## build 77
==> flow/design.v <==
`timescale 1ns / 1ps
module sorting_system(
    input wire clk,              
    input wire rst_n,            
    input wire btn_manual_1,     
    input wire btn_manual_2,     
    input wire sensor_out,
    output wire s0, s1,
    output wire s2, s3,
    output wire led_r, led_g, led_b,
    input wire ir_sensor,        
    output wire servo_pwm_1,     
    output wire servo_pwm_2,     
    output wire led_ir_status    
);
    wire [1:0] detected_color;  
    tcs3200_core_v3 #(
        .SAMPLE_TIME(2500)
    ) color_sensor_inst (
        .clk(clk), .rst_n(rst_n),
        .sensor_out(sensor_out),
        .s0(s0), .s1(s1), .s2(s2), .s3(s3),
        .color_id(detected_color),
        .led_r(led_r), .led_g(led_g), .led_b(led_b)
    );
    reg ir_s1, ir_s2;
    wire ir_edge;
    always @(posedge clk) begin
        if (rst_n) begin
            ir_s1 <= 1'b1;
            ir_s2 <= 1'b1;
        end else begin
            ir_s1 <= ir_sensor;
            ir_s2 <= ir_s1;
        end
    end
    assign ir_edge = (ir_s2 == 1'b1 && ir_s1 == 1'b0);
    assign led_ir_status = ~ir_s2;  
    reg trig_1, trig_2;
    always @(posedge clk) begin
        if (rst_n) begin
            trig_1 <= 0;
            trig_2 <= 0;
        end else begin
            trig_1 <= 0;
            trig_2 <= 0;
            if (ir_edge) begin
                if (detected_color == 2'd1) trig_1 <= 1;
                else if (detected_color == 2'd2) trig_2 <= 1;
            end
        end
    end
    servo_core #(
        .START_DELAY(26250),
        .HOLD_TIME(30000)
    ) servo_1_inst (
        .clk(clk), .rst_n(rst_n),
        .activate(trig_1 | btn_manual_1),
        .pwm_out(servo_pwm_1)
    );
    servo_core #(
        .START_DELAY(50000),
        .HOLD_TIME(30000)
    ) servo_2_inst (
        .clk(clk), .rst_n(rst_n),
        .activate(trig_2 | btn_manual_2),
        .pwm_out(servo_pwm_2)
    );
endmodule
module tcs3200_core_v3(
    input clk, rst_n, sensor_out,
    output wire s0, s1,
    output reg s2, s3,
    output reg [1:0] color_id,
    output reg led_r, led_g, led_b
);
    assign s0 = 1; assign s1 = 1;  
    parameter SAMPLE_TIME = 12500000;  
    localparam RED=0, BLUE=1, GREEN=2;
    reg [1:0] state;
    reg [31:0] timer, counter;
    reg [31:0] r_val, g_val, b_val;
    reg s_in_d, s_in_d2;
    wire s_edge = s_in_d & ~s_in_d2;
    always @(posedge clk) begin
        if (rst_n) begin s_in_d <= 1'b0; s_in_d2 <= 1'b0; end
        else begin s_in_d <= sensor_out; s_in_d2 <= s_in_d; end
    end
    always @(posedge clk) begin
        if (rst_n) begin
            state <= RED; timer <= 0; counter <= 0; s2 <= 0; s3 <= 0;
            r_val <= 0; g_val <= 0; b_val <= 0;
            color_id <= 0; led_r<=0; led_g<=0; led_b<=0;
        end else begin
            if (timer < SAMPLE_TIME) begin
                timer <= timer + 1;
                if (s_edge) counter <= counter + 1;
            end else begin
                timer <= 0; counter <= 0;
                case(state)
                    RED: begin r_val <= counter; state <= BLUE; s2<=0; s3<=1; end
                    BLUE: begin b_val <= counter; state <= GREEN; s2<=1; s3<=1; end
                    GREEN: begin
                        g_val <= counter; state <= RED; s2<=0; s3<=0;
                        if ((r_val + g_val + b_val) > 1000) begin
                            if(r_val > g_val && r_val > b_val) begin
                                color_id <= 1; led_r<=1; led_g<=0; led_b<=0;
                            end else if(g_val > r_val && g_val > b_val) begin
                                color_id <= 2; led_r<=0; led_g<=1; led_b<=0;
                            end else if(b_val > r_val && b_val > g_val) begin
                                color_id <= 3; led_r<=0; led_g<=0; led_b<=1;
                            end
                        end else begin
                             led_r<=0; led_g<=0; led_b<=0;
                        end
                    end
                    default: begin state <= RED; s2<=0; s3<=0; end
                endcase
            end
        end
    end
endmodule
module servo_core #(
    parameter START_DELAY = 0,       
    parameter HOLD_TIME = 125000000  
)(
    input clk, rst_n, activate,
    output reg pwm_out
);
    parameter PWM_TOP = 2500;        
    parameter MIN_PULSE = 62;        
    parameter TARGET_PULSE = 146;    
    parameter STEP = 1;              
    reg [31:0] cnt;
    reg [31:0] duty;
    localparam IDLE=0, WAIT_DELAY=1, MOVE=2, HOLD=3, RETURN=4;
    reg [2:0] state;
    reg [31:0] general_timer;  
    always @(posedge clk) begin
        if (rst_n) begin
            state <= IDLE; duty <= MIN_PULSE; general_timer <= 0;
            cnt <= 0; pwm_out <= 0;
        end else begin
            if (cnt < PWM_TOP) cnt <= cnt + 1; else cnt <= 0;
            pwm_out <= (cnt < duty) ? 1 : 0;
            case(state)
                IDLE: begin
                    duty <= MIN_PULSE;
                    general_timer <= 0;
                    if (activate) begin
                        if (START_DELAY > 0) state <= WAIT_DELAY;
                        else state <= MOVE;
                    end
                end
                WAIT_DELAY: begin
                    if (general_timer < START_DELAY) begin
                        general_timer <= general_timer + 1;
                    end else begin
                        general_timer <= 0;
                        state <= MOVE;
                    end
                end
                MOVE: begin
                    if (duty < TARGET_PULSE) duty <= duty + STEP;
                    else begin
                        duty <= TARGET_PULSE;
                        general_timer <= 0;
                        state <= HOLD;
                    end
                end
                HOLD: begin
                    if (general_timer < HOLD_TIME) general_timer <= general_timer + 1;
                    else state <= RETURN;
                end
                RETURN: begin
                    if (duty > MIN_PULSE) duty <= duty - STEP;
                    else state <= IDLE;
                end
                default: state <= IDLE;
            endcase
        end
    end
endmodule
Settings: LEC_CHECK=0, ABC_AREA=0, CAP_MARGIN=20, CORE_ASPECT_RATIO=0.92, CORE_MARGIN=2, CORE_UTILIZATION=64, GPL_TIMING_DRIVEN=0, HOLD_SLACK_MARGIN=-0.03, PLACE_DENSITY_LB_ADDON=0.3, SLEW_MARGIN=20; clock period 3.09 ns.
run.sh (not shown) runs the stock make flow with config.mk's settings and CLKGATE_MAP_FILE=.
The flow for build 77 finished, though final verification flagged negative setup slack.
--- input diff build 77..build 58 ---
- clearing GPL_TIMING_DRIVEN, which used to be 0
- clearing HOLD_SLACK_MARGIN, which used to be -0.03
- swapping 0 for 1 in ABC_AREA
- swapping 64 for 72 in CORE_UTILIZATION
- clearing CORE_ASPECT_RATIO, which used to be 0.92
- clearing PLACE_DENSITY_LB_ADDON, which used to be 0.3
- putting CTS_CLUSTER_SIZE at 97 where nothing was set
- putting TNS_END_PERCENT at 5 where nothing was set
- swapping 3.09 for 2.46 in the clock period (ns, I/O delays scaled along)
Results
The runs compared here, build 77 and build 58, all ended either early or with open violations. Every stage of build 58 finished as expected; the final checks, on the other hand, flagged negative setup slack, which means the layout fails. Sum of routed wire segments on met1 went down slightly going from build 77 to build 58. The compound-cell area share of the yosys netlist in build 58 was lower than what build 77 gave. Against build 77, build 58 reports a number of optimization iterations in the first detailed-route pass that is lower. Worst slew margin relative to its limit in build 58 is 0.36 points below build 77. The simple-gate share of the synthesized area of build 58 exceeds that of build 77 by 2.8 points. Compared with build 77, in build 58 share of the cycle needed by the critical path after routing down 13 points, netlist area before placement picked up an extra 2.7%.
#### Input delta (build 84 over build 58)
- CTS_CLUSTER_SIZE: 97 -> unset
- ABC_AREA: 1 -> unset
- TNS_END_PERCENT: 5 -> unset
- CORE_UTILIZATION: 72 -> 40
- the clock period (ns, I/O delays scaled along): 2.46 -> 8.0
Findings:
Between build 58 and build 84, worst-case reg-to-reg path depth decreased.
Compared with build 58, build 84 shows placed cell count that has gone down by a little under 10%.
When build 84 is set beside build 58, its post-route cell area turns out to be 8.5% smaller.
Of build 58 and build 84, just one finished clean: build 84.
No crash in build 58: every stage finished, but the layout fails its final checks due to negative setup slack.
Setup changes, build 84 to build 41
- a change of the clock period (ns, I/O delays scaled along) from 8.0 to 3.22
## What came out
Finished, but not clean: build 41, with negative setup slack. Against build 84, number of buffers created by CTS in build 41 rose by a few percent. Fraction of power consumed by the clock network in build 41 is 2.2 points higher than in build 84. Against build 84, build 41 reports a wire length of the first global-routing pass that is higher. Comparing build 41 and build 84, the higher final core area utilization was measured on build 41.
No activity file was given, so power comes from the tool's default toggle rates.
